// IOTDF
module IOTDF( clk, rst, in_en, iot_in, fn_sel, busy, valid, iot_out);
Settings: LEC_CHECK=0, CAP_MARGIN=0, CORE_ASPECT_RATIO=1.43, CORE_MARGIN=6, CORE_UTILIZATION=59, CTS_CLUSTER_DIAMETER=350, GPL_TIMING_DRIVEN=0, PLACE_DENSITY_LB_ADDON=0.03, SLEW_MARGIN=20, TNS_END_PERCENT=70; clock period 8.46 ns.
run.sh (not shown) runs the stock make flow with config.mk's settings and CLKGATE_MAP_FILE=.
The starting point ended with an error in 5_1_grt.
Rerun with:
- CAP_MARGIN: 0 -> 20
- CORE_ASPECT_RATIO: 1.43 -> not set
- CORE_MARGIN: 6 -> 2
- CORE_UTILIZATION: 59 -> 48
- CTS_CLUSTER_DIAMETER: 350 -> not set
- GPL_TIMING_DRIVEN: 0 -> not set
- PLACE_DENSITY_LB_ADDON: 0.03 -> not set
- SETUP_SLACK_MARGIN: not set -> -0.45
- TNS_END_PERCENT: 70 -> not set
- clock period: 8.46 -> 4.85 ns (I/O delays scaled with it)
Now the flow reached the layout checks and failed them: negative setup slack; synthesized cell count is unchanged; die area came out higher by 14%; area after synthesis is unchanged.

* * *

Starting RTL as in the previous note.
export LEC_CHECK = 0
export CAP_MARGIN = 10
export CORE_MARGIN = 2
export CORE_UTILIZATION = 71
export CTS_CLUSTER_DIAMETER = 314
export CTS_CLUSTER_SIZE = 41
export PLACE_DENSITY_LB_ADDON = 0.25
export SETUP_SLACK_MARGIN = -0.32
export SLEW_MARGIN = 20
export TNS_END_PERCENT = 10
create_clock -name core_clock -period 3.26 [get_ports {clk}]
The baseline did not get past 5_1_grt.
Edit:
==> flow/config.mk (replaced) <==
export PLATFORM = sky130hd
export DESIGN_NAME = IOTDF
export DESIGN_NICKNAME = IOTDF
export VERILOG_FILES = /design/flow/design.v
export SDC_FILE = /design/flow/constraint.sdc
export NUM_CORES = 4
export LEC_CHECK = 0
export CAP_MARGIN = 20
export CORE_MARGIN = 2
export CORE_UTILIZATION = 44
export CTS_CLUSTER_DIAMETER = 400
export SETUP_SLACK_MARGIN = 0.1
export SLEW_MARGIN = 20
==> flow/constraint.sdc (replaced) <==
create_clock -name core_clock -period 3.27 [get_ports {clk}]
set_input_delay 0.6540 -clock core_clock [delete_from_list [all_inputs] [get_ports {clk}]]
set_output_delay 0.6540 -clock core_clock [all_outputs]
set_load 0.01 [all_outputs]
What happened: The new run reached the layout checks and failed them: setup timing; area after synthesis is unchanged; die area came out higher by 60%; synthesized cell count is unchanged.
Edit:
--- a/flow/config.mk
+++ b/flow/config.mk
@@ -7,0 +8 @@
+export ABC_AREA = 1
@@ -8,0 +10 @@
+export CORE_ASPECT_RATIO = 1.38
@@ -10 +12 @@
-export CORE_UTILIZATION = 44
+export CORE_UTILIZATION = 72
@@ -11,0 +14,2 @@
+export CTS_CLUSTER_SIZE = 100
+export PLACE_DENSITY = 0.39
@@ -13,0 +18 @@
+export TNS_END_PERCENT = 5
==> flow/constraint.sdc (replaced) <==
create_clock -name core_clock -period 1.75 [get_ports {clk}]
set_input_delay 0.3500 -clock core_clock [delete_from_list [all_inputs] [get_ports {clk}]]
set_output_delay 0.3500 -clock core_clock [all_outputs]
set_load 0.01 [all_outputs]
After rerunning:
- This time the run never finished: it broke off in 3_5_place_dp (DPL-0033)
- area after synthesis goes down by 1.3%
- die size goes down by 39%
- synthesized cell count goes up by 23%
Edit:
--- a/flow/config.mk
+++ b/flow/config.mk
@@ -8 +7,0 @@
-export ABC_AREA = 1
@@ -10 +8,0 @@
-export CORE_ASPECT_RATIO = 1.38
@@ -12,4 +10 @@
-export CORE_UTILIZATION = 72
-export CTS_CLUSTER_DIAMETER = 400
-export CTS_CLUSTER_SIZE = 100
-export PLACE_DENSITY = 0.39
+export CORE_UTILIZATION = 19
@@ -18 +12,0 @@
-export TNS_END_PERCENT = 5
==> flow/constraint.sdc (replaced) <==
create_clock -name core_clock -period 6.53 [get_ports {clk}]
set_input_delay 1.3060 -clock core_clock [delete_from_list [all_inputs] [get_ports {clk}]]
set_output_delay 1.3060 -clock core_clock [all_outputs]
set_load 0.01 [all_outputs]
After rerunning: The changed run passed the timing, DRC and antenna checks. Die area goes up to 3.8 times its value. Synthesized cell count goes down by 19%. Area after synthesis goes up by 1.3%.
